Setup of v6:
// riscv
module riscv #(
    parameter logic[31:0] BootVector = 32'h0000_0000
)(
    input logic clk,
    input logic reset,
    output logic halted,
    input logic unhalt,
    output logic[31:0] i_addr,
    input logic[31:0] i_data,
    output logic[31:0] d_addr,
    output logic[31:0] d_wdata,
    output logic[3:0] d_wstrb,
    input logic[31:0] d_rdata
);
    logic[31:0] instr_f;
    logic[31:0] pc_f;
    logic[31:0] pc4_f;
    logic[31:0] instr_d;
    logic[31:0] pc_d;
    logic[31:0] pc4_d;
    logic[2:0] mem_size_d;
    logic mem_write_d;
    logic mem_read_d;
    logic rd_valid_d;
    logic[1:0] exec_sel_d;
    logic[2:0] flow_ctrl_d;
    logic[3:0] alsu_func_d;
    logic[1:0] src_sel_d;
    logic[3:0] fwd_sel_d;
    logic[4:0] rd_d;
    logic[31:0] reg_a_d;
    logic[31:0] reg_b_d;
    logic[31:0] imm_d;
    logic[31:0] pc_imm_d;
    logic jump_d;
    logic[2:0] mem_size_e;
    logic mem_write_e;
    logic mem_read_e;
    logic rd_valid_e;
    logic[1:0] exec_sel_e;
    logic[2:0] flow_ctrl_e;
    logic[3:0] alsu_func_e;
    logic[1:0] src_sel_e;
    logic[3:0] fwd_sel_e;
    logic[4:0] rd_e;
    logic[31:0] reg_a_e;
    logic[31:0] reg_b_e;
    logic[31:0] imm_e;
    logic[31:0] pc_imm_e;
    logic[31:0] pc_e;
    logic[31:0] pc4_e;
    logic[31:0] exec_res_e;
    logic[31:0] fwd_b_e;
    logic[1:0] pc_sel_e;
    logic[31:0] alsu_res_e;
    logic[2:0] mem_size_m;
    logic mem_write_m;
    logic mem_read_m;
    logic rd_valid_m;
    logic[4:0] rd_m;
    logic[31:0] exec_res_m;
    logic[31:0] fwd_b_m;
    logic[31:0] reg_d_m;
    logic rd_valid_w;
    logic[4:0] rd_w;
    logic[31:0] reg_d_w;
    logic stall;
    logic flush;
    logic system;
    logic misaligned_pc;
    logic misaligned_addr;
    fetch_stage fetch(.*);
    fd_reg fd_reg(.*);
    decode_stage decode(.*);
    de_reg de_reg(.*);
    execute_stage execute(.*);
    em_reg em_reg(.*);
    memory_stage memory(.*);
    mw_reg mw_reg(.*);
    halt_ctrl halt_ctrl(.*);
endmodule
Size in the first run: roughly 5,300 cells after synthesis, ~170 I/O pins.
Settings: LEC_CHECK=0, CAP_MARGIN=20, CORE_MARGIN=2, CORE_UTILIZATION=40, SLEW_MARGIN=20; clock period 8.2 ns.
run.sh (not shown) runs the stock make flow with config.mk's settings and CLKGATE_MAP_FILE=.
Per the final summary, v6 finished and its layout is clean on timing, DRC and antenna.
> inputs changed (v6 -> v7)
- CORE_UTILIZATION now 44, was 40
--- outcome ---
Worst hold slack delta (v7 -> v6): insignificant. Side by side, post-route fraction of the period consumed by the critical path turned out lower in v7 than in v6. Routed wire length on met2: v7 vs v6 up 0.54%.

========
run 1:
Starting RTL as in the previous note.
export LEC_CHECK = 0
export CAP_MARGIN = 20
export CORE_MARGIN = 2
export CORE_UTILIZATION = 72
export CTS_CLUSTER_DIAMETER = 394
export CTS_CLUSTER_SIZE = 96
export SLEW_MARGIN = 20
create_clock -name core_clock -period 4.7 [get_ports {clk}]
Seen in the log of run 1: GRT-0116 during global routing, after which the run never completed.
Modified inputs, run 2 compared to run 1
- SETUP_SLACK_MARGIN: unset -> -0.27
- CORE_UTILIZATION: 72 -> 66
- CTS_CLUSTER_DIAMETER: 394 -> unset
- CTS_CLUSTER_SIZE: 96 -> unset
- the clock period (ns, I/O delays scaled along): 4.7 -> 5.05
Notes after the runs:
- Run 2 got as far as global routing, where a tool error ended the run.
- Reported for run 1 and run 2, area share of and-or/or-and cells after synthesis turned out identical to the last digit.
- Of run 1 and run 2, run 2 shows the higher total placed instance area, with run 1 below it.
- Die: run 2 bigger than run 1
## Diff of input files: run 3 against run 2
- clearing SETUP_SLACK_MARGIN, which used to be -0.27
- swapping 66 for 59 in CORE_UTILIZATION
- swapping 5.05 for 5.29 in the clock period (ns, I/O delays scaled along)
==> comparison <==
- The layout from run 3, despite a flow that completed every stage, fails the layout checks, with the failing checks listed as setup timing.
- Comparing run 3 against run 2, there is no change at all in async set-reset flop share out of synthesis.
- When run 3 is set beside run 2, its placement-stage worst setup slack turns out to be 0.45 ns larger.
- Floorplan core area up about 12% in run 3 wrt run 2
- The die area in run 3 is 1.12 times that in run 2.
- Number of rows in the core area, run 3 vs run 2: up by a few percent
- Taking run 2 as the reference, in run 3 cell area after placement stayed essentially flat; buffer count from post-CTS setup fixing climbed about 80%; cell count after placement now sits higher.
> inputs changed (run 3 -> run 4)
- CTS_CLUSTER_SIZE newly set to 36
- CORE_UTILIZATION changed from 59 to 68
- SETUP_SLACK_MARGIN newly set to 1.54
Notes after the runs:
Run 4 did not make it past global routing, where a tool error ended it.
From run 4 to run 3, area fraction in mux cells did not move at all.
Diff run 4..run 3 | TritonCTS sink count | unchanged
| starting density of the core | lower: run 3 |
Per the comparison of run 4 with run 3, die size has decreased; total setup buffers inserted after CTS shows an increase of 70; estimated wirelength of the detail-placed design moved up.
In terms of register area share after synthesis, run 4 and run 3 differ only marginally.
Run 4 -> run 3: number of port buffers delta 0, exact match
Area of the core region: lower on run 4
Measured against run 4, the height of the chip of run 3 comes out at 1.07 times the reference value.

========
riscv again, from the RTL that the note above started with.
// riscv
module riscv #(
    parameter logic[31:0] BootVector = 32'h0000_0000
)(
    input logic clk,
    input logic reset,
    output logic halted,
    input logic unhalt,
    output logic[31:0] i_addr,
    input logic[31:0] i_data,
    output logic[31:0] d_addr,
    output logic[31:0] d_wdata,
    output logic[3:0] d_wstrb,
    input logic[31:0] d_rdata
);
==> flow/config.mk <==
export PLATFORM = sky130hd
export DESIGN_NAME = riscv
export DESIGN_NICKNAME = riscv
export VERILOG_FILES = /design/flow/design.v
export SDC_FILE = /design/flow/constraint.sdc
export NUM_CORES = 4
export LEC_CHECK = 0
export CAP_MARGIN = 10
export CORE_MARGIN = 2
export CORE_UTILIZATION = 66
export CTS_CLUSTER_SIZE = 40
export SETUP_SLACK_MARGIN = -0.42
export SLEW_MARGIN = 20
==> flow/constraint.sdc <==
create_clock -name core_clock -period 4.63 [get_ports {clk}]
set_input_delay 0.9260 -clock core_clock [delete_from_list [all_inputs] [get_ports {clk}]]
set_output_delay 0.9260 -clock core_clock [all_outputs]
set_load 0.01 [all_outputs]
The first run aborted during 5_1_grt, error GRT-0116.
Edit:
--- a/flow/config.mk
+++ b/flow/config.mk
@@ -8 +8 @@
-export CAP_MARGIN = 10
+export CAP_MARGIN = 20
@@ -10,3 +10 @@
-export CORE_UTILIZATION = 66
-export CTS_CLUSTER_SIZE = 40
-export SETUP_SLACK_MARGIN = -0.42
+export CORE_UTILIZATION = 32
==> flow/constraint.sdc (replaced) <==
create_clock -name core_clock -period 13.2 [get_ports {clk}]
set_input_delay 2.6400 -clock core_clock [delete_from_list [all_inputs] [get_ports {clk}]]
set_output_delay 2.6400 -clock core_clock [all_outputs]
set_load 0.01 [all_outputs]
With this change the flow finished with timing, DRC and antenna clean. Synthesized area does not change. Die area goes up by 100%. Synthesized cell count is unchanged.
Edit:
--- a/flow/config.mk
+++ b/flow/config.mk
@@ -10 +10 @@
-export CORE_UTILIZATION = 32
+export CORE_UTILIZATION = 40
==> flow/constraint.sdc (replaced) <==
create_clock -name core_clock -period 10.0 [get_ports {clk}]
set_input_delay 2.0000 -clock core_clock [delete_from_list [all_inputs] [get_ports {clk}]]
set_output_delay 2.0000 -clock core_clock [all_outputs]
set_load 0.01 [all_outputs]
Effect:
- The new run finished with timing, DRC and antenna clean
- clock skew drops by 9.6 ps
- synthesized cell count does not change
- core utilization increases by 8.8 points
- synthesized area does not change
Edit:
--- a/flow/config.mk
+++ b/flow/config.mk
@@ -9 +9,2 @@
-export CORE_MARGIN = 2
+export CORE_ASPECT_RATIO = 1.84
+export CORE_MARGIN = 9
@@ -10,0 +12,4 @@
+export CTS_CLUSTER_SIZE = 17
+export GPL_ROUTABILITY_DRIVEN = 0
+export GPL_TIMING_DRIVEN = 0
+export PLACE_DENSITY_LB_ADDON = 0.18
Effect:
- The changed run produced a clean layout
- non-clock buffer count went up by 411
- design area went up by 2.9%
- worst setup slack gets worse by 1500 ps
- count of clock-buffer cells in the layout went down by 30
- power went up by 3.8%
- sequential share of layout area went down by 1.5 points
- global-route usage went up by 3.2 points
Edit:
==> flow/config.mk (replaced) <==
export PLATFORM = sky130hd
export DESIGN_NAME = riscv
export DESIGN_NICKNAME = riscv
export VERILOG_FILES = /design/flow/design.v
export SDC_FILE = /design/flow/constraint.sdc
export NUM_CORES = 4
export LEC_CHECK = 0
export CAP_MARGIN = 20
export CELL_PAD_IN_SITES_DETAIL_PLACEMENT = 2
export CORE_MARGIN = 2
export CORE_UTILIZATION = 40
export CTS_CLUSTER_DIAMETER = 191
export MAX_ROUTING_LAYER = met4
export SETUP_SLACK_MARGIN = 2.78
export SLEW_MARGIN = 40
Worst setup slack improved by 2300 ps.
Area after synthesis does not change.
Die size goes down by a few percent.
Sequential cell count stays the same.
Routed wire length goes up by a few percent.
Utilization goes down by 1.0 points.
Edit:
==> flow/config.mk (replaced) <==
export PLATFORM = sky130hd
export DESIGN_NAME = riscv
export DESIGN_NICKNAME = riscv
export VERILOG_FILES = /design/flow/design.v
export SDC_FILE = /design/flow/constraint.sdc
export NUM_CORES = 4
export LEC_CHECK = 0
export CAP_MARGIN = 20
export CORE_MARGIN = 2
export CORE_UTILIZATION = 59
export SLEW_MARGIN = 20
==> flow/constraint.sdc (replaced) <==
create_clock -name core_clock -period 4.7 [get_ports {clk}]
set_input_delay 0.9400 -clock core_clock [delete_from_list [all_inputs] [get_ports {clk}]]
set_output_delay 0.9400 -clock core_clock [all_outputs]
set_load 0.01 [all_outputs]
- Now the flow finished with negative setup slack left
- final area is higher by a few percent
- sequential cell count stays the same
- cell count hardly moves
- setup slack gets worse by 4000 ps
- non-clock buffer count is higher by 790
- total power is higher by well over a third
- wire length is lower by roughly a tenth
Power is estimated from default activity; no workload was simulated.
